==> design.v <==
module Registers  (
    input clk,
    input rst,
    input [31:0] in,
    output reg [31:0]  out
);
always @(posedge clk )
begin
    if(rst == 1'b1)
    begin
        out<=0;
    end
    else 
    begin
        out<=in;
    end
end
endmodule
module full_adder
(input i_bit1,input i_bit2, input i_carry,output o_sum,output o_carry);
wire g1,p1;
assign g1=i_bit1 & i_bit2;
assign p1=i_bit1 ^ i_bit2;
assign o_sum=p1 ^ i_carry;
assign o_carry = g1 | (p1&i_carry);
endmodule
module four_bit_adder(input [3:0] A,input [3:0]  B,input Cin,  output [3:0]  Sum,output   Cout);
    wire [3:0] C; 
    genvar i;
    generate
        for (i = 0; i < 4; i = i + 1) begin : loop
            full_adder FA(
                .i_bit1(A[i]),
                .i_bit2(B[i]),
                .i_carry(i == 0 ? Cin : C[i - 1]),
                .o_sum(Sum[i]),
                .o_carry(C[i])
            );
        end
    endgenerate
    assign Cout=C[3];
endmodule
module CSA  #(parameter N = 32)(input [N-1:0] A,input [N-1:0]  B,input Cin,  output [N-1:0]  Sum,output   Cout,output Overflow);
    wire [N-1:0] S0;
    wire [N-1:0] S1;
    wire [(N/4)-1:0] C0;
    wire [(N/4)-1:0] C1;
    wire [(N/4)-1:0] C;
    four_bit_adder A_inst(.A(A[3:0]),.B(B[3:0]),.Cin(Cin),.Sum(Sum[3:0]),.Cout(C[0])); 
    genvar i;
    generate
        for (i = 0; i < N/4-1; i = i + 1) begin : loop1
            four_bit_adder A0(
                .A(A[i*4+7:i*4+4]),
                .B(B[i*4+7:i*4+4]),
                .Cin(1'b0),
                .Sum(S0[i*4+7:i*4+4]),
                .Cout(C0[i+1])
            );
            four_bit_adder A1(
                .A(A[i*4+7:i*4+4]),
                .B(B[i*4+7:i*4+4]),
                .Cin(1'b1),
                .Sum(S1[i*4+7:i*4+4]),
                .Cout(C1[i+1])
            );
        end
    endgenerate
    genvar j;
    generate
    for (j = 0; j < N/4-1; j = j + 1) begin : loop2
        assign Sum[j*4+7:j*4+4] = C[j] ? S1[j*4+7:j*4+4] : S0[j*4+7:j*4+4];
        assign C[j+1] = C[j] ? C1[j+1] : C0[j+1];
    end
endgenerate
    assign Cout=C[(N/4)-1];
    assign Overflow=(A[N-1]==B[N-1]&&(A[N-1])!=Sum[N-1]);
endmodule
module normalizer
(input [23:0] A_mantissa,input [7:0] A_exponent, output  reg [22:0] O_mantissa ,output reg [7:0] O_exponent);
reg [23:0] temp_mantissa;
always @ (*)
begin 
    if(A_mantissa[23:0]==24'b000000000000000000000001)
    begin 
        temp_mantissa=A_mantissa<<23;
        O_exponent=A_exponent-23;
    end
    else if(A_mantissa[23:1]==23'b00000000000000000000001)
    begin 
        temp_mantissa=A_mantissa<<22;
        O_exponent=A_exponent-22;
    end
    else if(A_mantissa[23:2]==22'b0000000000000000000001)
    begin 
        temp_mantissa=A_mantissa<<21;
        O_exponent=A_exponent-21;
    end
    else if(A_mantissa[23:3]==21'b000000000000000000001)
    begin 
        temp_mantissa=A_mantissa<<20;
        O_exponent=A_exponent-20;
    end
    else if(A_mantissa[23:4]==20'b00000000000000000001)
    begin 
        temp_mantissa=A_mantissa<<19;
        O_exponent=A_exponent-19;
    end
    else if(A_mantissa[23:5]==19'b0000000000000000001)
    begin 
        temp_mantissa=A_mantissa<<18;
        O_exponent=A_exponent-18;
    end
    else if(A_mantissa[23:6]==18'b000000000000000001)
    begin 
        temp_mantissa=A_mantissa<<17;
        O_exponent=A_exponent-17;
    end
    else if(A_mantissa[23:7]==17'b00000000000000001)
    begin 
        temp_mantissa=A_mantissa<<16;
        O_exponent=A_exponent-16;
    end
    else if(A_mantissa[23:8]==16'b0000000000000001)
    begin 
        temp_mantissa=A_mantissa<<15;
        O_exponent=A_exponent-15;
    end
    else if(A_mantissa[23:9]==15'b000000000000001)
    begin 
        temp_mantissa=A_mantissa<<14;
        O_exponent=A_exponent-14;
    end
    else if(A_mantissa[23:10]==14'b00000000000001)
    begin 
        temp_mantissa=A_mantissa<<13;
        O_exponent=A_exponent-13;
    end
    else if(A_mantissa[23:11]==13'b0000000000001)
    begin 
        temp_mantissa=A_mantissa<<12;
        O_exponent=A_exponent-12;
    end
    else if(A_mantissa[23:12]==12'b000000000001)
    begin 
        temp_mantissa=A_mantissa<<11;
        O_exponent=A_exponent-11;
    end
    else if(A_mantissa[23:13]==11'b00000000001)
    begin 
        temp_mantissa=A_mantissa<<10;
        O_exponent=A_exponent-10;
    end
    else if(A_mantissa[23:14]==10'b0000000001)
    begin 
        temp_mantissa=A_mantissa<<9;
        O_exponent=A_exponent-9;
    end
    else if(A_mantissa[23:15]==9'b000000001)
    begin 
        temp_mantissa=A_mantissa<<8;
        O_exponent=A_exponent-8;
    end
    else if(A_mantissa[23:16]==8'b00000001)
    begin 
        temp_mantissa=A_mantissa<<7;
        O_exponent=A_exponent-7;
    end
    else if(A_mantissa[23:17]==7'b0000001)
    begin 
        temp_mantissa=A_mantissa<<6;
        O_exponent=A_exponent-6;
    end
    else if(A_mantissa[23:18]==6'b000001)
    begin 
        temp_mantissa=A_mantissa<<5;
        O_exponent=A_exponent-5;
    end
    else if(A_mantissa[23:19]==5'b00001)
    begin 
        temp_mantissa=A_mantissa<<4;
        O_exponent=A_exponent-4;
    end
    else if(A_mantissa[23:20]==4'b0001)
    begin 
        temp_mantissa=A_mantissa<<3;
        O_exponent=A_exponent-3;
    end
    else if(A_mantissa[23:21]==3'b001)
    begin 
        temp_mantissa=A_mantissa<<2;
        O_exponent=A_exponent-2;
    end
    else if(A_mantissa[23:22]==3'b01)
    begin 
        temp_mantissa=A_mantissa<<1;
        O_exponent=A_exponent-1;
    end
    else 
    begin
        temp_mantissa=A_mantissa;
        O_exponent=A_exponent;
    end 
O_mantissa=temp_mantissa[22:0];
end
endmodule
module FPA
(input [31:0] A, input [31:0] B, output [31:0] Sum,output Cout,output reg of);
reg  A_sign;
reg  B_sign;
reg  O_sign;
reg [7:0] A_exponent ;
reg [7:0] B_exponent ;
wire [7:0] O_exponent ;
reg [24:0] O_temp1_exponent ;
reg [24:0] O_temp2_exponent ;
reg [23:0] A_mantissa ;
reg [23:0] B_mantissa ;
reg [23:0] temp1_mantissa ;
reg [23:0] temp2_mantissa ;
reg [23:0] O_mantissa ;
reg [24:0] O_temp1_mantissa ;
reg [24:0] O_temp2_mantissa ;
reg [7:0] temp ;
wire [7:0] final_exponent ;
wire [22:0] final_mantissa ;
wire [7:0] pre_exponent ;
wire [22:0] pre_mantissa ;
reg [23:0] A_Adder ;
reg [23:0] B_Adder ;
wire [23:0] Sum_Adder ;
wire Cin ;
wire c ;
 CSA #(24) c1( A_Adder,B_Adder,Cin,Sum_Adder ,c ,overflow);
assign Cin=1'b0;
always @ (*)
begin
    A_sign=A[31];
    B_sign=B[31];
    A_exponent=A[30:23];
    B_exponent=B[30:23];
    A_mantissa = {1'b1,A[22:0]};
    B_mantissa ={1'b1,B[22:0]};
    if(A_exponent > B_exponent ) begin
        temp=A_exponent-B_exponent;
        O_temp1_exponent=A_exponent;
        B_mantissa=B_mantissa>>temp;
    end
    else if (A_exponent < B_exponent )begin
        temp=B_exponent-A_exponent;
        O_temp1_exponent=B_exponent;
        temp1_mantissa=A_mantissa>>temp;
        A_mantissa=temp1_mantissa;
    end
    else 
    begin
        O_temp1_exponent=A_exponent;
    end
    if(A_sign == B_sign )
    begin
        A_Adder=A_mantissa;
        B_Adder=B_mantissa;
        O_sign=A_sign;
        O_temp1_mantissa={c,Sum_Adder};
    end
     else 
    begin
        if(A_sign==1'b1)
        begin
            temp1_mantissa=~A_mantissa+1'b1;
            temp2_mantissa=B_mantissa;
            A_Adder=temp1_mantissa;
            B_Adder=temp2_mantissa;
            O_temp2_mantissa={c,Sum_Adder};
            if(A_mantissa>= B_mantissa)
            begin 
                O_temp1_mantissa=~O_temp2_mantissa+1;
                O_temp1_mantissa[24]=1'b0;
            end
            else
            begin 
                O_temp1_mantissa=O_temp2_mantissa;
                O_temp1_mantissa[24]=1'b0;
            end
        end
        else 
        begin
            temp1_mantissa=A_mantissa;
            temp2_mantissa=~B_mantissa+1'b1;
            A_Adder=temp1_mantissa;
            B_Adder=temp2_mantissa;
            O_temp2_mantissa={c,Sum_Adder};
            if(A_mantissa <= B_mantissa)
            begin 
                O_temp1_mantissa=~O_temp2_mantissa+1;
                O_temp1_mantissa[24]=1'b0;
            end
            else
            begin 
                O_temp1_mantissa=O_temp2_mantissa;
                O_temp1_mantissa[24]=1'b0;
            end
        end
        if(A_mantissa>B_mantissa)
            O_sign=A_sign;
        else if(A_mantissa<B_mantissa)
            O_sign=B_sign;
        else
        begin
            O_sign=1'b0;
        end
    end
    if(O_temp1_mantissa[24]==1'b1)
    begin
        O_temp2_exponent=O_temp1_exponent+25'd1;
        O_mantissa=O_temp1_mantissa[24:1];
        if(O_mantissa == 23'd0 &  O_temp1_exponent== A_exponent & O_temp1_exponent== B_exponent )
            begin
                O_temp1_exponent=23'd0;
            end
        else
            O_temp1_exponent=O_temp2_exponent;
    end else
    begin
        O_mantissa=O_temp1_mantissa[23:0];
        if(O_mantissa == 23'd0 &  O_temp1_exponent== A_exponent & O_temp1_exponent== B_exponent )
            begin
                O_temp1_exponent=23'd0;
            end
   end 
end
assign O_exponent=O_temp1_exponent;
normalizer N_instance( O_mantissa, O_exponent, pre_mantissa , pre_exponent);
always @ (*)
begin
    if(pre_exponent == 8'd255  || A[30:23] == 8'd255  || B[30:23] == 8'd255)
        of=1'b1;
    else
        of=1'b0;
end
assign final_exponent = of ? 8'd0 : pre_exponent;
assign final_mantissa = of ? 23'd0 : pre_mantissa;
assign Sum={O_sign & ~of,final_exponent,final_mantissa};
assign Cout=O_temp1_mantissa[24];
endmodule
module FPA_final (
input clk,
input rst,
input [31 : 0] in1,
input [31 : 0] in2,
output [31 : 0] OUT
);
wire [31 : 0]A;
wire [31 : 0]B;
wire [31 : 0]C;
Registers operand1_reg (clk,rst, in1, A);
Registers operand2_reg (clk, rst, in2, B);
FPA B1 ( .A(A), .B(B), .Sum(C), .Cout(), .of());
Registers output_reg (clk,rst, C, OUT);
endmodule
==> run.sh <==
#!/bin/bash
# the make line also repeats each setting of config.mk as NAME=value (left out here)
make -C /OpenROAD-flow-scripts/flow DESIGN_CONFIG=/design/flow/config.mk WORK_HOME=/design/flow/orfs CLKGATE_MAP_FILE= finish
==> config.mk <==
export PLATFORM = sky130hd
export DESIGN_NAME = FPA_final
export DESIGN_NICKNAME = FPA_final
export VERILOG_FILES = /design/flow/design.v
export SDC_FILE = /design/flow/constraint.sdc
export NUM_CORES = 4
export LEC_CHECK = 0
export ABC_AREA = 1
export CAP_MARGIN = 30
export CELL_PAD_IN_SITES_DETAIL_PLACEMENT = 2
export CORE_MARGIN = 2
export CORE_UTILIZATION = 39
export CTS_CLUSTER_SIZE = 46
export GPL_ROUTABILITY_DRIVEN = 0
export MAX_ROUTING_LAYER = met4
export PLACE_DENSITY_LB_ADDON = 0.28
export SETUP_SLACK_MARGIN = -2.0
export SLEW_MARGIN = 20
==> constraint.sdc <==
create_clock -name core_clock -period 22.3 [get_ports {clk}]
set_input_delay 4.4600 -clock core_clock [delete_from_list [all_inputs] [get_ports {clk}]]
set_output_delay 4.4600 -clock core_clock [all_outputs]
set_load 0.01 [all_outputs]
==> qor.rpt, run 1 <==
DIE
---------------------------------------------------------------------------
# rows .......................................................           74
Area enclosed by the die boundary ............................    42500 um2
Boundary Pins ................................................           98
Fraction of the core area occupied by cells at floorplan .....        39.3%
Overall die height ...........................................       206 um
Total core area ..............................................    40600 um2
Overall die width ............................................       206 um

LOGIC SYNTHESIS
---------------------------------------------------------------------------
Average size of a mapped cell ................................     5.60 um2
Compound-cell area share of the yosys netlist ................        22.0%
Post-synth top area share ....................................        16.6%
Dominant synthesized flop cell ............................... sky130_fd_sc_hd__dfxtp_1
Cells after Synth ............................................         2845
Async set-reset flop share out of synthesis ..................           0%
Post-Syn Nets ................................................         3003
Netlist Area Pre-Place .......................................    15900 um2
Flip-flops with a built-in enable ............................            0
Flops & latches, synth .......................................           96
Ranking of synthesized cells by instance count ............... 703 x sky130_fd_sc_hd__nand2_1, 415 x sky130_fd_sc_hd__inv_1, 300 x sky130_fd_sc_hd__nor2_1
Count of warnings emitted by yosys ...........................            4
Yosys xor share ..............................................        5.38%
Largest cells by area after synthesis ........................ sky130_fd_sc_hd__nand2_1 17%, sky130_fd_sc_hd__dfxtp_1 12%, sky130_fd_sc_hd__inv_1 9.8%
Yosys synthesis chip area ....................................    15900 um2
Yosys Instances ..............................................         2845
Proportion of synthesized area in mux cells ..................           0%
Simple-gate area share of the yosys netlist ..................        37.8%
Most popular library cell in the synthesized design by count . sky130_fd_sc_hd__nand2_1
Netlist cell types ...........................................           67
Largest family of logic cells by area ........................ simple AND/OR/NAND/NOR gates
Sequential-to-total area share from yosys stat ...............        12.1%
Largest area contributor in the synthesized netlist .......... sky130_fd_sc_hd__nand2_1
Synthesized-area fraction occupied by adder cells ............        8.17%

OUTCOME
---------------------------------------------------------------------------
Status ....................................................... did not finish
Halt point of the flow ....................................... 3_5_place_dp
Error message ................................................ [ERROR DPL-0033] detailed placement checks failed during check placement.

PLACEMENT
---------------------------------------------------------------------------
Count of buffers from port buffering .........................           97

==> metrics by stage <==
| step | cell area, um2 | power [W] | hold WS, ps | worst slack, ps | instances |
|---|---|---|---|---|---|
| global placement | 17100 | 0.00252 | 591 | 3450 | 3366 |
| floorplan | 15900 | 0.00195 | 513 | 6700 | 2845 |
==> inputs of run 2 (changes only) <==
ABC_AREA = default   (was 1)
CAP_MARGIN = 20   (was 30)
CELL_PAD_IN_SITES_DETAIL_PLACEMENT = default   (was 2)
CORE_MARGIN = 9   (was 2)
CORE_UTILIZATION = 50   (was 39)
CTS_CLUSTER_SIZE = default   (was 46)
GPL_ROUTABILITY_DRIVEN = default   (was 0)
GPL_TIMING_DRIVEN = 0   (was default)
MAX_ROUTING_LAYER = met5   (was met4)
MIN_ROUTING_LAYER = met2   (was default)
PLACE_DENSITY_LB_ADDON = 0.25   (was 0.28)
SETUP_SLACK_MARGIN = default   (was -2.0)
TNS_END_PERCENT = 20   (was default)
==> run 2 against run 1 <==
Against the previous run:
- the run fails in 5_1_grt
- synthesized area rose by 2.7%
- die size shrank 6.9%
- synthesized cell count fell by 16%
==> qor.rpt, run 2 <==
LOGIC SYNTHESIS
---------------------------------------------------------------------------
Async set-reset flop share out of synthesis ..................           0%   unchanged
Compound-cell area share of the yosys netlist ................        33.4%   was 22.0%
Count of warnings emitted by yosys ...........................            4   unchanged
Largest area contributor in the synthesized netlist .......... sky130_fd_sc_hd__dfxtp_1   was sky130_fd_sc_hd__nand2_1
Yosys xor share ..............................................        5.78%   was 5.38%
Proportion of synthesized area in mux cells ..................        5.37%   was 0%
Netlist cell types ...........................................          103   was 67
Synthesized-area fraction occupied by adder cells ............        7.95%   was 8.17%
Sequential-to-total area share from yosys stat ...............        11.7%   was 12.1%
Largest cells by area after synthesis ........................ sky130_fd_sc_hd__dfxtp_1 12%, sky130_fd_sc_hd__nand2_1 6.2%, sky130_fd_sc_hd__a21oi_1 5.8%   was sky130_fd_sc_hd__nand2_1 17%, sky130_fd_sc_hd__dfxtp_1 12%, sky130_fd_sc_hd__inv_1 9.8%
Ranking of synthesized cells by instance count ............... 270 x sky130_fd_sc_hd__nand2_1, 223 x sky130_fd_sc_hd__nor2_1, 188 x sky130_fd_sc_hd__a21oi_1   was 703 x sky130_fd_sc_hd__nand2_1, 415 x sky130_fd_sc_hd__inv_1, 300 x sky130_fd_sc_hd__nor2_1
Largest family of logic cells by area ........................ AND-OR/OR-AND gates   was simple AND/OR/NAND/NOR gates
Post-synth top area share ....................................        11.7%   was 16.6%
Flops & latches, synth .......................................           96   unchanged
Flip-flops with a built-in enable ............................            0   unchanged
Cells after Synth ............................................         2385   was 2845
Most popular library cell in the synthesized design by count . sky130_fd_sc_hd__nand2_1   unchanged
Dominant synthesized flop cell ............................... sky130_fd_sc_hd__dfxtp_1   unchanged
Average size of a mapped cell ................................     6.86 um2   was 5.60 um2
Netlist Area Pre-Place .......................................    16400 um2   was 15900 um2
Yosys synthesis chip area ....................................    16400 um2   was 15900 um2
Simple-gate area share of the yosys netlist ..................        28.5%   was 37.8%
Yosys Instances ..............................................         2385   was 2845
Post-Syn Nets ................................................         2543   was 3003

CLOCKING
---------------------------------------------------------------------------
# H-tree levels ..............................................            3
Post-CTS setup repair buffer count ...........................            0
Worst-case clock buffer depth ................................            2
Total CTS buffers ............................................            9
Root buffer selected by CTS .................................. sky130_fd_sc_hd__clkbuf_16
Cell resize tally after clock tree synthesis .................            0
Quantity of hold-fixing buffers added after cts ..............            0
Num Clock Sinks ..............................................           96

OUTCOME
---------------------------------------------------------------------------
Status ....................................................... did not finish   unchanged
Halt point of the flow .......................................      5_1_grt   was 3_5_place_dp
Error message ................................................ [ERROR GRT-0116] Global routing finished with congestion. Check the congestion regions in the DRC Viewer.   was [ERROR DPL-0033] detailed placement checks failed during check placement.

DIE
---------------------------------------------------------------------------
Boundary Pins ................................................           98   unchanged
Overall die width ............................................       199 um   was 206 um
Overall die height ...........................................       199 um   was 206 um
Fraction of the core area occupied by cells at floorplan .....        51.3%   was 39.3%
Total core area ..............................................    31900 um2   was 40600 um2
Area enclosed by the die boundary ............................    39600 um2   was 42500 um2
# rows .......................................................           65   was 74

PLACEMENT
---------------------------------------------------------------------------
Gpl congestion ...............................................         1.28
Count of buffers from port buffering .........................           97   unchanged
Setup slack at placement .....................................      1720 ps
Estimated wirelength of the detail-placed design .............     64300 um

GLOBAL ROUTING
---------------------------------------------------------------------------
Combined global-route utilization of all metal layers ........        76.3%
Final global-route overflow total ............................          391

## run 2: per-layer routing
| metal | global-route usage [%] | GRT overflow |
|---|---|---|
| met5 | 74.3 | 42 |
| met4 | 53.0 | 21 |
| met3 | 89.1 | 307 |
| met2 | 77.5 | 21 |
| met1 | - | - |
## run 2: metrics by stage
| stage | std cells | total power [W] | area, um2 | util (%) |
|---|---|---|---|---|
| 4_1_cts | 2932 | 0.00211 | 18200 | 57.2 |
| 3_5_place_dp | 2917 | 0.00192 | 17900 | 56.1 |
| 3_3_place_gp | 2917 | 0.00192 | 17900 | 56.1 |
| 2_1_floorplan | 2385 | 0.00137 | 16400 | - |
==> inputs of run 3 (changes only) <==
ABC_AREA = 1   (was default)
CORE_MARGIN = 2   (was 9)
CORE_UTILIZATION = 64   (was 50)
CTS_CLUSTER_SIZE = 100   (was default)
GPL_TIMING_DRIVEN = default   (was 0)
MAX_ROUTING_LAYER = default   (was met5)
MIN_ROUTING_LAYER = default   (was met2)
PLACE_DENSITY = 0.37   (was default)
PLACE_DENSITY_LB_ADDON = default   (was 0.25)
SETUP_SLACK_MARGIN = 2.47   (was default)
TNS_END_PERCENT = 15   (was 20)
clock period = 13.8 ns   (was 22.3 ns; I/O delays follow)
==> run 3 against run 2 <==
Against the previous run:
- the flow again stops in 5_1_grt
- synthesized area is 2.6% lower
- synthesized cell count up 19%
- die size down 34%
==> qor.rpt, run 3 <==
GLOBAL ROUTING
---------------------------------------------------------------------------
Final global-route overflow total ............................          183
Combined global-route utilization of all metal layers ........        81.7%

LOGIC SYNTHESIS
---------------------------------------------------------------------------
Flops & latches, synth .......................................           96   unchanged
Count of warnings emitted by yosys ...........................            4   unchanged
Cells after Synth ............................................         2845   was 2385
Largest family of logic cells by area ........................ simple AND/OR/NAND/NOR gates   was AND-OR/OR-AND gates
Synthesized-area fraction occupied by adder cells ............        8.17%   was 7.95%
Yosys Instances ..............................................         2845   was 2385
Ranking of synthesized cells by instance count ............... 703 x sky130_fd_sc_hd__nand2_1, 415 x sky130_fd_sc_hd__inv_1, 300 x sky130_fd_sc_hd__nor2_1   was 270 x sky130_fd_sc_hd__nand2_1, 223 x sky130_fd_sc_hd__nor2_1, 188 x sky130_fd_sc_hd__a21oi_1
Post-synth top area share ....................................        16.6%   was 11.7%
Yosys synthesis chip area ....................................    15900 um2   was 16400 um2
Proportion of synthesized area in mux cells ..................           0%   was 5.37%
Largest area contributor in the synthesized netlist .......... sky130_fd_sc_hd__nand2_1   was sky130_fd_sc_hd__dfxtp_1
Flip-flops with a built-in enable ............................            0   unchanged
Average size of a mapped cell ................................     5.60 um2   was 6.86 um2
Netlist cell types ...........................................           67   was 103
Post-Syn Nets ................................................         3003   was 2543
Netlist Area Pre-Place .......................................    15900 um2   was 16400 um2
Simple-gate area share of the yosys netlist ..................        37.8%   was 28.5%
Async set-reset flop share out of synthesis ..................           0%   unchanged
Dominant synthesized flop cell ............................... sky130_fd_sc_hd__dfxtp_1   unchanged
Sequential-to-total area share from yosys stat ...............        12.1%   was 11.7%
Yosys xor share ..............................................        5.38%   was 5.78%
Largest cells by area after synthesis ........................ sky130_fd_sc_hd__nand2_1 17%, sky130_fd_sc_hd__dfxtp_1 12%, sky130_fd_sc_hd__inv_1 9.8%   was sky130_fd_sc_hd__dfxtp_1 12%, sky130_fd_sc_hd__nand2_1 6.2%, sky130_fd_sc_hd__a21oi_1 5.8%
Most popular library cell in the synthesized design by count . sky130_fd_sc_hd__nand2_1   unchanged
Compound-cell area share of the yosys netlist ................        22.0%   was 33.4%

DIE
---------------------------------------------------------------------------
Boundary Pins ................................................           98   unchanged
Total core area ..............................................    24400 um2   was 31900 um2
Overall die height ...........................................       162 um   was 199 um
Fraction of the core area occupied by cells at floorplan .....        65.3%   was 51.3%
Area enclosed by the die boundary ............................    26200 um2   was 39600 um2
# rows .......................................................           57   was 65
Overall die width ............................................       162 um   was 199 um

OUTCOME
---------------------------------------------------------------------------
Halt point of the flow .......................................      5_1_grt   unchanged
Error message ................................................ [ERROR GRT-0232] Routing congestion too high. Check the congestion heatmap in the GUI.   was [ERROR GRT-0116] Global routing finished with congestion. Check the congestion regions in the DRC Viewer.
Status ....................................................... did not finish   unchanged

CLOCKING
---------------------------------------------------------------------------
Root buffer selected by CTS .................................. sky130_fd_sc_hd__clkbuf_16   unchanged
# H-tree levels ..............................................            3   unchanged
Num Clock Sinks ..............................................           96   unchanged
Total CTS buffers ............................................            9   unchanged
Quantity of hold-fixing buffers added after cts ..............            0   unchanged
Worst-case clock buffer depth ................................            2   unchanged

PLACEMENT
---------------------------------------------------------------------------
Post-place instance area .....................................    21000 um2   was 17900 um2
Count of buffers from port buffering .........................           97   unchanged
Inst Count DP ................................................         3673   was 2917
Estimated wirelength of the detail-placed design .............     53300 um   was 64300 um
Gpl congestion ...............................................         1.16   was 1.28

## run 3: metrics by stage
step           power, W  hold slack, ps  worst slack, ps
2_1_floorplan   0.00321             513             -646
3_3_place_gp    0.00495            1000             -917
3_5_place_dp    0.00511            1000            -1530
4_1_cts         0.00558            1020            -1180
## run 3: repair_timing
action / CTS
endpoints found under the setup margin: 32
gates cloned: 2
pin swaps: 56
buffers inserted: 38
gates resized: 70
## run 3: routing by layer
metal / overflow / GRT usage [%]
met5: 2 / 42.6
met4: 66 / 82.3
met3: 3 / 69.8
met2: 108 / 96.2
met1: 4 / 80.2
==> inputs of run 4 (changes only) <==
ABC_AREA = default   (was 1)
CORE_UTILIZATION = 66   (was 64)
CTS_CLUSTER_DIAMETER = 30   (was default)
CTS_CLUSTER_SIZE = 46   (was 100)
MAX_ROUTING_LAYER = met5   (was default)
PLACE_DENSITY = default   (was 0.37)
SETUP_SLACK_MARGIN = -0.89   (was 2.47)
TNS_END_PERCENT = default   (was 15)
clock period = 14.9 ns   (was 13.8 ns; I/O delays follow)
==> run 4 against run 3 <==
Against the previous run:
- the flow again stops in 5_1_grt
- die size decreased by 0.41%
- synthesized area rose by 2.7%
- synthesized cell count fell by 16%
==> qor.rpt, run 4 <==
LOGIC SYNTHESIS
---------------------------------------------------------------------------
Yosys Instances ..............................................         2385   was 2845
Simple-gate area share of the yosys netlist ..................        28.5%   was 37.8%
Sequential-to-total area share from yosys stat ...............        11.7%   was 12.1%
Dominant synthesized flop cell ............................... sky130_fd_sc_hd__dfxtp_1   unchanged
Flip-flops with a built-in enable ............................            0   unchanged
Most popular library cell in the synthesized design by count . sky130_fd_sc_hd__nand2_1   unchanged
Synthesized-area fraction occupied by adder cells ............        7.95%   was 8.17%
Average size of a mapped cell ................................     6.86 um2   was 5.60 um2
Yosys xor share ..............................................        5.78%   was 5.38%
Ranking of synthesized cells by instance count ............... 270 x sky130_fd_sc_hd__nand2_1, 223 x sky130_fd_sc_hd__nor2_1, 188 x sky130_fd_sc_hd__a21oi_1   was 703 x sky130_fd_sc_hd__nand2_1, 415 x sky130_fd_sc_hd__inv_1, 300 x sky130_fd_sc_hd__nor2_1
Cells after Synth ............................................         2385   was 2845
Async set-reset flop share out of synthesis ..................           0%   unchanged
Largest cells by area after synthesis ........................ sky130_fd_sc_hd__dfxtp_1 12%, sky130_fd_sc_hd__nand2_1 6.2%, sky130_fd_sc_hd__a21oi_1 5.8%   was sky130_fd_sc_hd__nand2_1 17%, sky130_fd_sc_hd__dfxtp_1 12%, sky130_fd_sc_hd__inv_1 9.8%
Count of warnings emitted by yosys ...........................            4   unchanged
Post-Syn Nets ................................................         2543   was 3003
Largest area contributor in the synthesized netlist .......... sky130_fd_sc_hd__dfxtp_1   was sky130_fd_sc_hd__nand2_1
Netlist Area Pre-Place .......................................    16400 um2   was 15900 um2
Proportion of synthesized area in mux cells ..................        5.37%   was 0%
Post-synth top area share ....................................        11.7%   was 16.6%
Compound-cell area share of the yosys netlist ................        33.4%   was 22.0%
Yosys synthesis chip area ....................................    16400 um2   was 15900 um2
Largest family of logic cells by area ........................ AND-OR/OR-AND gates   was simple AND/OR/NAND/NOR gates
Flops & latches, synth .......................................           96   unchanged
Netlist cell types ...........................................          103   was 67

OUTCOME
---------------------------------------------------------------------------
Error message ................................................ [ERROR GRT-0232] Routing congestion too high. Check the congestion heatmap in the GUI.   unchanged
Halt point of the flow .......................................      5_1_grt   unchanged
Status ....................................................... did not finish   unchanged

PLACEMENT
---------------------------------------------------------------------------
Count of buffers from port buffering .........................           97   unchanged
Estimated wirelength of the detail-placed design .............     59900 um   was 53300 um
Post-place instance area .....................................    20800 um2   was 21000 um2
Gpl congestion ...............................................         1.29   was 1.16

CLOCKING
---------------------------------------------------------------------------
Num Clock Sinks ..............................................           96   unchanged
# H-tree levels ..............................................            3   unchanged
Total CTS buffers ............................................            9   unchanged
Quantity of hold-fixing buffers added after cts ..............            0   unchanged
Worst-case clock buffer depth ................................            2   unchanged
Root buffer selected by CTS .................................. sky130_fd_sc_hd__clkbuf_16   unchanged

DIE
---------------------------------------------------------------------------
Area enclosed by the die boundary ............................    26100 um2   was 26200 um2
Boundary Pins ................................................           98   unchanged
Overall die width ............................................       161 um   was 162 um
Overall die height ...........................................       161 um   was 162 um
Total core area ..............................................    24300 um2   was 24400 um2
# rows .......................................................           57   unchanged
Fraction of the core area occupied by cells at floorplan .....        67.3%   was 65.3%

GLOBAL ROUTING
---------------------------------------------------------------------------
Combined global-route utilization of all metal layers ........        79.8%
Final global-route overflow total ............................            6

run 4: timing repair:
item / 4_1_cts
buffers inserted: 2
cloned: 0
setup endpoints to repair: 32
gates resized: 20
pin swaps: 4
run 4: routing by layer:
layer | overflow | track usage, %
met3 | 1 | 70.7
met2 | 3 | 92.2
met1 | 0 | 80.7
met4 | 2 | 74.4
met5 | 0 | 39.4
run 4: through the flow:
step | worst slack [ps] | std cells | setup TNS (ps) | power (W) | hold slack (ps)
detailed placement | -1130 | 3116 | -33370 | 0.00325 | 787
global placement | -504 | 3116 | -13140 | 0.00317 | 756
floorplan | -867 | 2385 | -23480 | 0.00205 | 567
CTS | -862 | 3133 | -24390 | 0.00354 | 805
==> inputs of run 5 (changes only) <==
ABC_AREA = 1   (was default)
CORE_UTILIZATION = 19   (was 66)
CTS_CLUSTER_DIAMETER = 365   (was 30)
CTS_CLUSTER_SIZE = default   (was 46)
GPL_ROUTABILITY_DRIVEN = 0   (was default)
MAX_ROUTING_LAYER = default   (was met5)
PLACE_DENSITY_LB_ADDON = 0.2   (was default)
SETUP_SLACK_MARGIN = 5.0   (was -0.89)
SLEW_MARGIN = 10   (was 20)
TNS_END_PERCENT = 75   (was default)
clock period = 27.6 ns   (was 14.9 ns; I/O delays follow)
==> run 5 against run 4 <==
Against the previous run:
- the run now finishes clean
- die size went up to 3.3 times the previous value
- synthesized cell count grew 19%
- synthesized area down 2.6%
==> qor.rpt, run 5 <==
GLOBAL ROUTING
----------------------------------------------------------------------------------
Met1 GRT Util .......................................................        22.8%
Combined global-route utilization of all metal layers ...............        16.7%
Busiest layer in global routing .....................................         met2
Global-route track usage on met2 ....................................        27.5%
Final global-route overflow total ...................................            0
Vias in the first global route ......................................        18100
Number of antenna violations at the first check in global routing ...            1
Largest net degree at the start of global routing ...................           64
Wire length of the first global-routing pass ........................    112000 um
GR Layer Usage met3 .................................................        2.03%

CELLS AND AREA
----------------------------------------------------------------------------------
Final #Nets .........................................................         3014
Signed area change from the synthesized netlist to the final layout .        14.2%

LOGIC SYNTHESIS
----------------------------------------------------------------------------------
Post-synth top area share ...........................................        16.6%   was 11.7%
Proportion of synthesized area in mux cells .........................           0%   was 5.37%
Count of warnings emitted by yosys ..................................            4   unchanged
Largest family of logic cells by area ............................... simple AND/OR/NAND/NOR gates   was AND-OR/OR-AND gates
Async set-reset flop share out of synthesis .........................           0%   unchanged
Flip-flops with a built-in enable ...................................            0   unchanged
Most popular library cell in the synthesized design by count ........ sky130_fd_sc_hd__nand2_1   unchanged
Netlist cell types ..................................................           67   was 103
Cells after Synth ...................................................         2845   was 2385
Largest cells by area after synthesis ............................... sky130_fd_sc_hd__nand2_1 17%, sky130_fd_sc_hd__dfxtp_1 12%, sky130_fd_sc_hd__inv_1 9.8%   was sky130_fd_sc_hd__dfxtp_1 12%, sky130_fd_sc_hd__nand2_1 6.2%, sky130_fd_sc_hd__a21oi_1 5.8%
Yosys Instances .....................................................         2845   was 2385
Post-Syn Nets .......................................................         3003   was 2543
Yosys synthesis chip area ...........................................    15900 um2   was 16400 um2
Netlist Area Pre-Place ..............................................    15900 um2   was 16400 um2
Ranking of synthesized cells by instance count ...................... 703 x sky130_fd_sc_hd__nand2_1, 415 x sky130_fd_sc_hd__inv_1, 300 x sky130_fd_sc_hd__nor2_1   was 270 x sky130_fd_sc_hd__nand2_1, 223 x sky130_fd_sc_hd__nor2_1, 188 x sky130_fd_sc_hd__a21oi_1
Simple-gate area share of the yosys netlist .........................        37.8%   was 28.5%
Flops & latches, synth ..............................................           96   unchanged
Average size of a mapped cell .......................................     5.60 um2   was 6.86 um2
Compound-cell area share of the yosys netlist .......................        22.0%   was 33.4%
Synthesized-area fraction occupied by adder cells ...................        8.17%   was 7.95%
Dominant synthesized flop cell ...................................... sky130_fd_sc_hd__dfxtp_1   unchanged
Largest area contributor in the synthesized netlist ................. sky130_fd_sc_hd__nand2_1   was sky130_fd_sc_hd__dfxtp_1
Sequential-to-total area share from yosys stat ......................        12.1%   was 11.7%
Yosys xor share .....................................................        5.38%   was 5.78%

CLOCKING
----------------------------------------------------------------------------------
Num Clock Sinks .....................................................           96   unchanged
Total CTS buffers ...................................................            9   unchanged
Root buffer selected by CTS ......................................... sky130_fd_sc_hd__clkbuf_16   unchanged
Later-pin clock latency in the skew report ..........................       390 ps
Quantity of hold-fixing buffers added after cts .....................            0   unchanged
Worst-case clock buffer depth .......................................            2   unchanged
TritonCTS clock tree ................................................          yes
# H-tree levels .....................................................            3   unchanged
Clock transition at the registers of the reported paths .............        80 ps
Post-CTS setup repair buffer count ..................................            0   was 2
Cell resize tally after clock tree synthesis ........................            0   was 20

SETUP PATH
----------------------------------------------------------------------------------
Launch instance of the worst register-to-register path .............. operand1_reg.out[23]
Worst endpoint required time ........................................     27850 ps
Register-to-Register Path Depth .....................................          107
Critical path endpoint .............................................. output_reg.out[31]
Critical path buffers and inverters .................................           13
Crit path launch type ...............................................     register
Terminus of the critical flop-to-flop path .......................... output_reg.out[31]
Reg2Reg Setup Slack .................................................      8230 ps
Type of destination of the critical path ............................     register
Launching element of the worst setup path ........................... operand1_reg.out[23]
Worst Path Class, Setup ............................................. register to register
Cell with the biggest individual delay on the critical path ......... sky130_fd_sc_hd__fa_1
Most frequent cell on the critical path ............................. sky130_fd_sc_hd__nand2_1
Delay of the slowest cell on the worst path .........................       540 ps
Family of cells with the greatest summed delay on the critical path .  adder cells
Worst Path Arrival ..................................................     19620 ps
Crit. path cell count ...............................................          107
Critical path fanouts, max ..........................................           45

JOB
----------------------------------------------------------------------------------
Max_cap viols .......................................................            0
Tool Warnings .......................................................           54

PWR
----------------------------------------------------------------------------------
Sw power ............................................................    0.00149 W
Clock distribution power ............................................   0.000138 W
Worst voltage drop across the vdd grid ..............................  0.0000510 V
Leakage component of the power ......................................      8.36 nW
Combinational power .................................................    0.00204 W
Proportion of power drawn by combinational gates ....................        86.7%
Flop pwr share ......................................................         7.4%
Main power group .................................................... combinational logic
Power Internal ......................................................   0.000857 W
Pwr dens ............................................................   129 nW/um2
Net switching share of the total power ..............................        63.5%
Proportion of power drawn by the clock network ......................         5.9%
Sequential Power ....................................................   0.000173 W

PLACEMENT
----------------------------------------------------------------------------------
Estimated wirelength of the detail-placed design ....................     57300 um   was 59900 um
Count of buffers from port buffering ................................           97   unchanged
Setup slack at placement ............................................      8440 ps   was -1130 ps

TIMING
----------------------------------------------------------------------------------
Max-slew violation total from the final report ......................            0
Unrepaired setup endpoints after global routing .....................           no
Final critical path time including I/O delays and setup .............     19370 ps
Setup TNS after final layout ........................................         0 ps
Relative slew margins ...............................................        40.0%
Least setup slack across all paths after layout .....................      8230 ps
Final-report setup violation count ..................................            0
Worst slew pin tran .................................................       893 ps
Clock Skews .........................................................      20.7 ps
Final hold violations ...............................................            0
Cycle use final .....................................................        70.2%
Maximum achievable frequency ........................................   0.0516 GHz

HOLD PATH
----------------------------------------------------------------------------------
Min-Delay Endpoint .................................................. output_reg.out[31]
Number of cells on the worst hold path ..............................            4
Hold path start ..................................................... operand1_reg.out[31]
Worst min-delay path category ....................................... register to register

ROUTE
----------------------------------------------------------------------------------
Antenna cells .......................................................            0
ANT nets after route ................................................            0
Initial detailed-routing violation count ............................         1574
Via Count ...........................................................        18700
Vias per std cell ...................................................         4.75
Drt wl/cell .........................................................      18.5 um
Number of detailed-routing iterations run before antenna repair .....            6
Overall routed net length ...........................................     72900 um
Drc violations ......................................................            0

DIE
----------------------------------------------------------------------------------
Fraction of the core area occupied by cells at floorplan ............        19.1%   was 67.3%
# rows ..............................................................          106   was 57
Area enclosed by the die boundary ...................................    86200 um2   was 26100 um2
Boundary Pins .......................................................           98   unchanged
Total core area .....................................................    83300 um2   was 24300 um2
Overall die width ...................................................       294 um   was 161 um
Overall die height ..................................................       294 um   was 161 um

OUTCOME
----------------------------------------------------------------------------------
Status ..............................................................  no timing/DRC/antenna violations   was did not finish

## run 5: layout make-up
type | instances | area (um2)
flip-flops and latches | 96 | 1920
clock inverters | 5 | 57.6
inverters | 459 | 1730
clock buffers | 10 | 229
multi-input cells | 2162 | 11700
well taps | 1080 | 1350
fillers | 9738 | 65100
repair buffers | 128 | 1200
## run 5: stage by stage
| step | util, % | hold slack [ps] | cell area [um2] | total power [W] | instances |
|---|---|---|---|---|---|
| 4_1_cts | 21.8 | 866 | 18200 | 0.00233 | 3939 |
| 3_3_place_gp | 21.5 | 836 | 17900 | 0.00220 | 3924 |
| 6_report | 21.9 | 819 | 18200 | 0.00235 | 3940 |
| 5_1_grt | 21.9 | 891 | 18200 | 0.00259 | 3940 |
| 3_5_place_dp | 21.5 | 833 | 17900 | 0.00218 | 3924 |
| 2_1_floorplan | - | 513 | 15900 | 0.00158 | 2845 |
## run 5: metal layers
layer,share of wire [%],routed length (um),vias to the layer above
met4,2.6,1880,2
met1,46,33900,8737
li1,-,-,9270
met2,46,33400,624
met3,5.1,3690,101
met5,0.018,13,-
==> inputs of run 6 (changes only) <==
ABC_AREA = 0   (was 1)
CAP_MARGIN = 30   (was 20)
CELL_PAD_IN_SITES_DETAIL_PLACEMENT = 0   (was default)
CORE_UTILIZATION = 39   (was 19)
CTS_CLUSTER_DIAMETER = default   (was 365)
CTS_CLUSTER_SIZE = 46   (was default)
GPL_ROUTABILITY_DRIVEN = 1   (was 0)
GPL_TIMING_DRIVEN = 0   (was default)
HOLD_SLACK_MARGIN = 0.18   (was default)
MAX_ROUTING_LAYER = met4   (was default)
MIN_ROUTING_LAYER = met2   (was default)
PLACE_DENSITY_LB_ADDON = 0.28   (was 0.2)
SETUP_SLACK_MARGIN = -2.0   (was 5.0)
SLEW_MARGIN = 20   (was 10)
TNS_END_PERCENT = 70   (was 75)
clock period = 24.2 ns   (was 27.6 ns; I/O delays follow)
==> run 6 against run 5 <==
Against the previous run:
- the run now fails in 5_1_grt
- synthesized area increased by 2.7%
- synthesized cell count down 16%
- die size shrank 49%
==> qor.rpt, run 6 <==
OUTCOME
---------------------------------------------------------------------------
Status ....................................................... did not finish   was no timing/DRC/antenna violations
Halt point of the flow .......................................      5_1_grt
Error message ................................................ [ERROR GRT-0116] Global routing finished with congestion. Check the congestion regions in the DRC Viewer.

CLOCKING
---------------------------------------------------------------------------
Cell resize tally after clock tree synthesis .................            0   unchanged
Worst-case clock buffer depth ................................            2   unchanged
# H-tree levels ..............................................            3   unchanged
Total CTS buffers ............................................            9   unchanged
Post-CTS setup repair buffer count ...........................            0   unchanged
Quantity of hold-fixing buffers added after cts ..............            0   unchanged
Num Clock Sinks ..............................................           96   unchanged
Root buffer selected by CTS .................................. sky130_fd_sc_hd__clkbuf_16   unchanged

LOGIC SYNTHESIS
---------------------------------------------------------------------------
Most popular library cell in the synthesized design by count . sky130_fd_sc_hd__nand2_1   unchanged
Average size of a mapped cell ................................     6.86 um2   was 5.60 um2
Flip-flops with a built-in enable ............................            0   unchanged
Yosys xor share ..............................................        5.78%   was 5.38%
Yosys Instances ..............................................         2385   was 2845
Async set-reset flop share out of synthesis ..................           0%   unchanged
Proportion of synthesized area in mux cells ..................        5.37%   was 0%
Yosys synthesis chip area ....................................    16400 um2   was 15900 um2
Dominant synthesized flop cell ............................... sky130_fd_sc_hd__dfxtp_1   unchanged
Synthesized-area fraction occupied by adder cells ............        7.95%   was 8.17%
Simple-gate area share of the yosys netlist ..................        28.5%   was 37.8%
Largest area contributor in the synthesized netlist .......... sky130_fd_sc_hd__dfxtp_1   was sky130_fd_sc_hd__nand2_1
Post-synth top area share ....................................        11.7%   was 16.6%
Largest family of logic cells by area ........................ AND-OR/OR-AND gates   was simple AND/OR/NAND/NOR gates
Ranking of synthesized cells by instance count ............... 270 x sky130_fd_sc_hd__nand2_1, 223 x sky130_fd_sc_hd__nor2_1, 188 x sky130_fd_sc_hd__a21oi_1   was 703 x sky130_fd_sc_hd__nand2_1, 415 x sky130_fd_sc_hd__inv_1, 300 x sky130_fd_sc_hd__nor2_1
Compound-cell area share of the yosys netlist ................        33.4%   was 22.0%
Largest cells by area after synthesis ........................ sky130_fd_sc_hd__dfxtp_1 12%, sky130_fd_sc_hd__nand2_1 6.2%, sky130_fd_sc_hd__a21oi_1 5.8%   was sky130_fd_sc_hd__nand2_1 17%, sky130_fd_sc_hd__dfxtp_1 12%, sky130_fd_sc_hd__inv_1 9.8%
Sequential-to-total area share from yosys stat ...............        11.7%   was 12.1%
Count of warnings emitted by yosys ...........................            4   unchanged
Flops & latches, synth .......................................           96   unchanged
Netlist cell types ...........................................          103   was 67
Cells after Synth ............................................         2385   was 2845
Post-Syn Nets ................................................         2543   was 3003
Netlist Area Pre-Place .......................................    16400 um2   was 15900 um2

GLOBAL ROUTING
---------------------------------------------------------------------------
Final global-route overflow total ............................          478
Combined global-route utilization of all metal layers ........        79.9%

DIE
---------------------------------------------------------------------------
Overall die width ............................................       209 um   was 294 um
Boundary Pins ................................................           98   unchanged
Fraction of the core area occupied by cells at floorplan .....        39.3%   was 19.1%
Overall die height ...........................................       209 um   was 294 um
Total core area ..............................................    41700 um2   was 83300 um2
Area enclosed by the die boundary ............................    43600 um2   was 86200 um2
# rows .......................................................           75   was 106

PLACEMENT
---------------------------------------------------------------------------
Gpl congestion ...............................................         1.21
Setup slack at placement .....................................      3420 ps   was 8440 ps
Count of buffers from port buffering .........................           97   unchanged
Estimated wirelength of the detail-placed design .............     71800 um   was 57300 um

-- run 6: routing by layer --
| metal | GRT usage [%] | GRT overflow |
|---|---|---|
| met4 | 50.4 | 7 |
| met1 | - | - |
| met2 | 84.2 | 12 |
| met3 | 92.4 | 459 |
| met5 | - | - |
-- run 6: metrics by stage --
step | area (um2) | instances | util, %
after detailed placement | 18100 | 3032 | 43.5
after CTS | 18400 | 3048 | 44.2
after global placement | 18000 | 3021 | 43.2
after floorplan | 16400 | 2385 | -
==> inputs of run 7 (changes only) <==
ABC_AREA = 1   (was 0)
CAP_MARGIN = 20   (was 30)
CELL_PAD_IN_SITES_DETAIL_PLACEMENT = default   (was 0)
CORE_UTILIZATION = 52   (was 39)
CTS_CLUSTER_SIZE = default   (was 46)
GPL_ROUTABILITY_DRIVEN = default   (was 1)
GPL_TIMING_DRIVEN = default   (was 0)
HOLD_SLACK_MARGIN = default   (was 0.18)
MAX_ROUTING_LAYER = default   (was met4)
MIN_ROUTING_LAYER = default   (was met2)
PLACE_DENSITY_LB_ADDON = default   (was 0.28)
SETUP_SLACK_MARGIN = default   (was -2.0)
TNS_END_PERCENT = 10   (was 70)
clock period = 12.4 ns   (was 24.2 ns; I/O delays follow)
==> run 7 against run 6 <==
Against the previous run:
- the layout now fails its checks (setup timing)
- die size down 26%
- synthesized cell count up 19%
- synthesized area down 2.6%
==> qor.rpt, run 7 <==
LOGIC SYNTHESIS
----------------------------------------------------------------------------------
Largest cells by area after synthesis ............................... sky130_fd_sc_hd__nand2_1 17%, sky130_fd_sc_hd__dfxtp_1 12%, sky130_fd_sc_hd__inv_1 9.8%   was sky130_fd_sc_hd__dfxtp_1 12%, sky130_fd_sc_hd__nand2_1 6.2%, sky130_fd_sc_hd__a21oi_1 5.8%
Proportion of synthesized area in mux cells .........................           0%   was 5.37%
Most popular library cell in the synthesized design by count ........ sky130_fd_sc_hd__nand2_1   unchanged
Cells after Synth ...................................................         2845   was 2385
Sequential-to-total area share from yosys stat ......................        12.1%   was 11.7%
Synthesized-area fraction occupied by adder cells ...................        8.17%   was 7.95%
Post-synth top area share ...........................................        16.6%   was 11.7%
Largest family of logic cells by area ............................... simple AND/OR/NAND/NOR gates   was AND-OR/OR-AND gates
Compound-cell area share of the yosys netlist .......................        22.0%   was 33.4%
Yosys Instances .....................................................         2845   was 2385
Async set-reset flop share out of synthesis .........................           0%   unchanged
Netlist cell types ..................................................           67   was 103
Yosys xor share .....................................................        5.38%   was 5.78%
Post-Syn Nets .......................................................         3003   was 2543
Count of warnings emitted by yosys ..................................            4   unchanged
Simple-gate area share of the yosys netlist .........................        37.8%   was 28.5%
Dominant synthesized flop cell ...................................... sky130_fd_sc_hd__dfxtp_1   unchanged
Largest area contributor in the synthesized netlist ................. sky130_fd_sc_hd__nand2_1   was sky130_fd_sc_hd__dfxtp_1
Flops & latches, synth ..............................................           96   unchanged
Ranking of synthesized cells by instance count ...................... 703 x sky130_fd_sc_hd__nand2_1, 415 x sky130_fd_sc_hd__inv_1, 300 x sky130_fd_sc_hd__nor2_1   was 270 x sky130_fd_sc_hd__nand2_1, 223 x sky130_fd_sc_hd__nor2_1, 188 x sky130_fd_sc_hd__a21oi_1
Netlist Area Pre-Place ..............................................    15900 um2   was 16400 um2
Average size of a mapped cell .......................................     5.60 um2   was 6.86 um2
Flip-flops with a built-in enable ...................................            0   unchanged
Yosys synthesis chip area ...........................................    15900 um2   was 16400 um2

PWR
----------------------------------------------------------------------------------
Worst voltage drop across the vdd grid ..............................   0.000163 V
Clock distribution power ............................................   0.000294 W
Leakage component of the power ......................................      11.9 nW
Flop pwr share ......................................................         5.6%
Combinational power .................................................    0.00611 W
Main power group .................................................... combinational logic
Net switching share of the total power ..............................        54.7%
Sequential Power ....................................................   0.000383 W
Proportion of power drawn by the clock network ......................         4.3%
Sw power ............................................................    0.00371 W
Pwr dens ............................................................   291 nW/um2
Power Internal ......................................................    0.00307 W
Proportion of power drawn by combinational gates ....................        90.0%

TIMING
----------------------------------------------------------------------------------
Cycle use final .....................................................         125%
Unrepaired setup endpoints after global routing .....................          yes
Least setup slack across all paths after layout .....................     -3100 ps
Clock Skews .........................................................      20.2 ps
Final critical path time including I/O delays and setup .............     15500 ps
Worst slew pin tran .................................................      1070 ps
Final-report setup violation count ..................................           32
Maximum achievable frequency ........................................   0.0645 GHz
Setup TNS after final layout ........................................    -95980 ps
Relative slew margins ...............................................        28.1%
Max-slew violation total from the final report ......................            0
Final hold violations ...............................................            0

ROUTE
----------------------------------------------------------------------------------
ANT nets after route ................................................            0
Via Count ...........................................................        23500
Drc violations ......................................................            0
Number of detailed-routing iterations run before antenna repair .....            9
Overall routed net length ...........................................     76400 um
Vias per std cell ...................................................         5.91
Drt wl/cell .........................................................      19.3 um
Initial detailed-routing violation count ............................         3321

PLACEMENT
----------------------------------------------------------------------------------
Count of buffers from port buffering ................................           97   unchanged
Inst Count DP .......................................................         3907   was 3032
Estimated wirelength of the detail-placed design ....................     58300 um   was 71800 um
Gpl congestion ......................................................         1.10   was 1.21

SETUP PATH
----------------------------------------------------------------------------------
Most frequent cell on the critical path ............................. sky130_fd_sc_hd__fa_2
Family of cells with the greatest summed delay on the critical path .  adder cells
Worst Path Arrival ..................................................     15770 ps
Cell with the biggest individual delay on the critical path ......... sky130_fd_sc_hd__fa_1
Critical path fanouts, max ..........................................            7
Critical path endpoint .............................................. output_reg.out[6]
Worst endpoint required time ........................................     12670 ps
Crit. path cell count ...............................................           94
Delay of the slowest cell on the worst path .........................       550 ps
Launch instance of the worst register-to-register path .............. operand1_reg.out[29]
Type of destination of the critical path ............................     register
Launching element of the worst setup path ........................... operand1_reg.out[29]
Worst Path Class, Setup ............................................. register to register
Register-to-Register Path Depth .....................................           94
Critical path buffers and inverters .................................           17
Reg2Reg Setup Slack .................................................     -3100 ps
Terminus of the critical flop-to-flop path .......................... output_reg.out[6]
Crit path launch type ...............................................     register

CLOCKING
----------------------------------------------------------------------------------
Num Clock Sinks .....................................................           96   unchanged
Total CTS buffers ...................................................            9   unchanged
# H-tree levels .....................................................            3   unchanged
Worst-case clock buffer depth .......................................            2   unchanged
Clock transition at the registers of the reported paths .............        90 ps
TritonCTS clock tree ................................................          yes
Later-pin clock latency in the skew report ..........................       400 ps
Root buffer selected by CTS ......................................... sky130_fd_sc_hd__clkbuf_16   unchanged
Quantity of hold-fixing buffers added after cts .....................            0   unchanged

DIE
----------------------------------------------------------------------------------
Overall die width ...................................................       179 um   was 209 um
# rows ..............................................................           64   was 75
Total core area .....................................................    30300 um2   was 41700 um2
Boundary Pins .......................................................           98   unchanged
Overall die height ..................................................       179 um   was 209 um
Area enclosed by the die boundary ...................................    32100 um2   was 43600 um2
Fraction of the core area occupied by cells at floorplan ............        52.5%   was 39.3%

HOLD PATH
----------------------------------------------------------------------------------
Number of cells on the worst hold path ..............................            4
Hold path start ..................................................... operand1_reg.out[31]
Min-Delay Endpoint .................................................. output_reg.out[31]
Worst min-delay path category ....................................... register to register

GLOBAL ROUTING
----------------------------------------------------------------------------------
Largest net degree at the start of global routing ...................           67
Wire length of the first global-routing pass ........................    114000 um
Combined global-route utilization of all metal layers ...............        45.9%
Vias in the first global route ......................................        21800
Final global-route overflow total ...................................            0
Number of antenna violations at the first check in global routing ...            4

OUTCOME
----------------------------------------------------------------------------------
Status .............................................................. finished with violations   was did not finish
Violated checks ..................................................... setup timing

CELLS AND AREA
----------------------------------------------------------------------------------
Fin util ............................................................        76.9%
FF+latch area .......................................................     1930 um2
Layout fillers ......................................................         2384
Non-Filler Instances ................................................         3966
Signed area change from the synthesized netlist to the final layout .        46.4%
Final #Nets .........................................................         3722
Area occupied by multi-input gates ..................................    12200 um2

JOB
----------------------------------------------------------------------------------
Max_cap viols .......................................................            0
Tool Warnings .......................................................           60

run 7: layer usage:
metal	global-route usage [%]	share of wire [%]	vias up
met5	0	0	-
met4	26.2	6.7	0
met3	10.4	13	432
met2	71.2	42	1695
met1	58.4	39	10600
li1	-	-	10700
run 7: layout make-up:
class	instances	share of cell area [%]
well taps	396	2.12
clock inverters	7	0.268
clock buffers	9	0.966
flip-flops and latches	96	8.26
diodes	1	0.0107
inverters	459	7.57
repair buffers	835	28.5
multi-input cells	2163	52.3
run 7: repair_timing:
action                                 4_1_cts  5_1_grt
resized                                     72       52
cloned                                       2        0
endpoints found under the hold margin        0        0
pin swaps                                   50       34
setup buffers                               24       16
setup endpoints to repair                   32       32
run 7: per-stage QoR:
step           cell area [um2]  hold WS [ps]  setup slack (ps)  power, W
3_5_place_dp             22300           952             -2860   0.00602
2_1_floorplan            16200           513             -2050   0.00357
5_1_grt                  23300          1010             -3930   0.00728
6_report                 23300          1020             -3100   0.00679
4_1_cts                  23000           974             -2540   0.00645
3_3_place_gp             22300           929             -2420   0.00589
==> inputs of run 8 (changes only) <==
CORE_UTILIZATION = 61   (was 52)
CTS_CLUSTER_DIAMETER = 348   (was default)
CTS_CLUSTER_SIZE = 99   (was default)
PLACE_DENSITY = 0.95   (was default)
SETUP_SLACK_MARGIN = -0.28   (was default)
TNS_END_PERCENT = 20   (was 10)
clock period = 22.0 ns   (was 12.4 ns; I/O delays follow)
==> run 8 against run 7 <==
Against the previous run:
- the run now finishes clean
- clock skew decreased by 6.1 ps
- core utilization decreased by 10 points
- synthesized area unchanged
- maximum frequency decreased by 21%
- critical path type unchanged
==> qor.rpt, run 8 <==
LOGIC SYNTHESIS
----------------------------------------------------------------------------------
Async set-reset flop share out of synthesis .........................           0%   unchanged
Largest area contributor in the synthesized netlist ................. sky130_fd_sc_hd__nand2_1   unchanged
Yosys xor share .....................................................        5.38%   unchanged
Cells after Synth ...................................................         2845   unchanged
Sequential-to-total area share from yosys stat ......................        12.1%   unchanged
Yosys Instances .....................................................         2845   unchanged
Proportion of synthesized area in mux cells .........................           0%   unchanged
Average size of a mapped cell .......................................     5.60 um2   unchanged
Largest cells by area after synthesis ............................... sky130_fd_sc_hd__nand2_1 17%, sky130_fd_sc_hd__dfxtp_1 12%, sky130_fd_sc_hd__inv_1 9.8%   unchanged
Dominant synthesized flop cell ...................................... sky130_fd_sc_hd__dfxtp_1   unchanged
Post-Syn Nets .......................................................         3003   unchanged
Count of warnings emitted by yosys ..................................            4   unchanged
Yosys synthesis chip area ...........................................    15900 um2   unchanged
Synthesized-area fraction occupied by adder cells ...................        8.17%   unchanged
Ranking of synthesized cells by instance count ...................... 703 x sky130_fd_sc_hd__nand2_1, 415 x sky130_fd_sc_hd__inv_1, 300 x sky130_fd_sc_hd__nor2_1   unchanged
Post-synth top area share ...........................................        16.6%   unchanged
Flops & latches, synth ..............................................           96   unchanged
Simple-gate area share of the yosys netlist .........................        37.8%   unchanged
Netlist Area Pre-Place ..............................................    15900 um2   unchanged
Flip-flops with a built-in enable ...................................            0   unchanged
Most popular library cell in the synthesized design by count ........ sky130_fd_sc_hd__nand2_1   unchanged
Largest family of logic cells by area ............................... simple AND/OR/NAND/NOR gates   unchanged
Netlist cell types ..................................................           67   unchanged
Compound-cell area share of the yosys netlist .......................        22.0%   unchanged

TIMING
----------------------------------------------------------------------------------
Setup TNS after final layout ........................................         0 ps   was -95980 ps
Worst slew pin tran .................................................      1140 ps   was 1070 ps
Cycle use final .....................................................        89.6%   was 125%
Unrepaired setup endpoints after global routing .....................           no   was yes
Final hold violations ...............................................            0   unchanged
Max-slew violation total from the final report ......................            0   unchanged
Maximum achievable frequency ........................................   0.0507 GHz   was 0.0645 GHz
Relative slew margins ...............................................        23.6%   was 28.1%
Final critical path time including I/O delays and setup .............     19710 ps   was 15500 ps
Least setup slack across all paths after layout .....................      2290 ps   was -3100 ps
Final-report setup violation count ..................................            0   was 32
Clock Skews .........................................................      14.1 ps   was 20.2 ps

SETUP PATH
----------------------------------------------------------------------------------
Cell with the biggest individual delay on the critical path ......... sky130_fd_sc_hd__nand2_1   was sky130_fd_sc_hd__fa_1
Family of cells with the greatest summed delay on the critical path .  adder cells   unchanged
Register-to-Register Path Depth .....................................           97   was 94
Most frequent cell on the critical path ............................. sky130_fd_sc_hd__nand2_1   was sky130_fd_sc_hd__fa_2
Reg2Reg Setup Slack .................................................      2290 ps   was -3100 ps
Delay of the slowest cell on the worst path .........................       800 ps   was 550 ps
Worst endpoint required time ........................................     22250 ps   was 12670 ps
Worst Path Class, Setup ............................................. register to register   unchanged
Type of destination of the critical path ............................     register   unchanged
Launch instance of the worst register-to-register path .............. operand1_reg.out[23]   was operand1_reg.out[29]
Critical path endpoint .............................................. output_reg.out[18]   was output_reg.out[6]
Terminus of the critical flop-to-flop path .......................... output_reg.out[18]   was output_reg.out[6]
Crit. path cell count ...............................................           97   was 94
Critical path fanouts, max ..........................................           45   was 7
Worst Path Arrival ..................................................     19960 ps   was 15770 ps
Launching element of the worst setup path ........................... operand1_reg.out[23]   was operand1_reg.out[29]
Critical path buffers and inverters .................................           15   was 17
Crit path launch type ...............................................     register   unchanged

PWR
----------------------------------------------------------------------------------
Pwr dens ............................................................   169 nW/um2   was 291 nW/um2
Sequential Power ....................................................   0.000216 W   was 0.000383 W
Net switching share of the total power ..............................        63.8%   was 54.7%
Proportion of power drawn by combinational gates ....................        86.7%   was 90.0%
Clock distribution power ............................................   0.000171 W   was 0.000294 W
Final Power .........................................................    0.00291 W   was 0.00679 W
Proportion of power drawn by the clock network ......................         5.9%   was 4.3%
Worst voltage drop across the vdd grid ..............................   0.000160 V   was 0.000163 V
Sw power ............................................................    0.00186 W   was 0.00371 W
Main power group .................................................... combinational logic   unchanged
Flop pwr share ......................................................         7.4%   was 5.6%
Combinational power .................................................    0.00253 W   was 0.00611 W
Power Internal ......................................................    0.00105 W   was 0.00307 W
Leakage component of the power ......................................      8.30 nW   was 11.9 nW

ROUTE
----------------------------------------------------------------------------------
Overall routed net length ...........................................     61800 um   was 76400 um
Number of detailed-routing iterations run before antenna repair .....            7   was 9
Initial detailed-routing violation count ............................         3396   was 3321
Vias per std cell ...................................................         6.28   was 5.91
ANT nets after route ................................................            0   unchanged
Via Count ...........................................................        20000   was 23500
Drt wl/cell .........................................................      19.4 um   was 19.3 um
Drc violations ......................................................            0   unchanged
Antenna cells .......................................................            0   was 1

CLOCKING
----------------------------------------------------------------------------------
# H-tree levels .....................................................            3   unchanged
Clock transition at the registers of the reported paths .............        90 ps   about the same
Total CTS buffers ...................................................            9   unchanged
Post-CTS setup repair buffer count ..................................            0   was 24
Quantity of hold-fixing buffers added after cts .....................            0   unchanged
Worst-case clock buffer depth .......................................            2   unchanged
Later-pin clock latency in the skew report ..........................       370 ps   was 400 ps
Num Clock Sinks .....................................................           96   unchanged
Cell resize tally after clock tree synthesis ........................            0   was 72
TritonCTS clock tree ................................................          yes   unchanged
Root buffer selected by CTS ......................................... sky130_fd_sc_hd__clkbuf_16   unchanged

HOLD PATH
----------------------------------------------------------------------------------
Number of cells on the worst hold path ..............................            2   was 4
Min-Delay Endpoint .................................................. output_reg.out[31]   unchanged
Hold path start ..................................................... operand2_reg.out[31]   was operand1_reg.out[31]
Worst min-delay path category ....................................... register to register   unchanged

PLACEMENT
----------------------------------------------------------------------------------
Post-place instance area ............................................    16900 um2   was 22300 um2
Setup slack at placement ............................................      2770 ps   was -2860 ps
Inst Count DP .......................................................         3171   was 3907
Count of buffers from port buffering ................................           97   unchanged
Gpl congestion ......................................................         1.09   was 1.10
Estimated wirelength of the detail-placed design ....................     48400 um   was 58300 um

GLOBAL ROUTING
----------------------------------------------------------------------------------
Final global-route overflow total ...................................            0   unchanged
Wire length of the first global-routing pass ........................     97000 um   was 114000 um
Vias in the first global route ......................................        18200   was 21800
Combined global-route utilization of all metal layers ...............        43.1%   was 45.9%
Largest net degree at the start of global routing ...................           67   unchanged
Number of antenna violations at the first check in global routing ...            0   was 4

DIE
----------------------------------------------------------------------------------
Boundary Pins .......................................................           98   unchanged
Overall die width ...................................................       166 um   was 179 um
Total core area .....................................................    25800 um2   was 30300 um2
Area enclosed by the die boundary ...................................    27400 um2   was 32100 um2
Overall die height ..................................................       166 um   was 179 um
Fraction of the core area occupied by cells at floorplan ............        61.7%   was 52.5%
# rows ..............................................................           59   was 64

CELLS AND AREA
----------------------------------------------------------------------------------
Signed area change from the synthesized netlist to the final layout .        7.88%   was 46.4%
Layout fillers ......................................................         2488   was 2384
FF+latch area .......................................................     1920 um2   was 1930 um2
Summed area of non-filler cells in the final layout .................    17200 um2   was 23300 um2
Final #Nets .........................................................         3005   was 3722
Non-Filler Instances ................................................         3187   was 3966
Area occupied by multi-input gates ..................................    11700 um2   was 12200 um2

JOB
----------------------------------------------------------------------------------
Max_cap viols .......................................................            0   unchanged
Tool Warnings .......................................................           54   was 60

OUTCOME
----------------------------------------------------------------------------------
Status ..............................................................  no timing/DRC/antenna violations   was finished with violations

==> run 8: final cells by class <==
cell class | count | area share (%)
inverters | 459 | 10.0
well taps | 335 | 2.44
clock inverters | 7 | 0.429
clock buffers | 9 | 1.31
multi-input cells | 2162 | 68.0
repair buffers | 119 | 6.58
flip-flops and latches | 96 | 11.2
==> run 8: routing by layer <==
metal / routed length [um] / global-route usage [%] / vias up
li1: - / - / 9247
met2: 26600 / 68.2 / 1504
met1: 24000 / 56.7 / 8954
met3: 7810 / 7.24 / 305
met5: 0 / 0 / -
met4: 3380 / 21.8 / 0
==> run 8: through the flow <==
step | hold slack, ps | utilization [%]
3_3_place_gp | 830 | 65.4
4_1_cts | 869 | 66.5
3_5_place_dp | 848 | 65.4
6_report | 897 | 66.5
5_1_grt | 856 | 66.5
2_1_floorplan | 513 | -
Power is estimated from default activity; no workload was simulated.
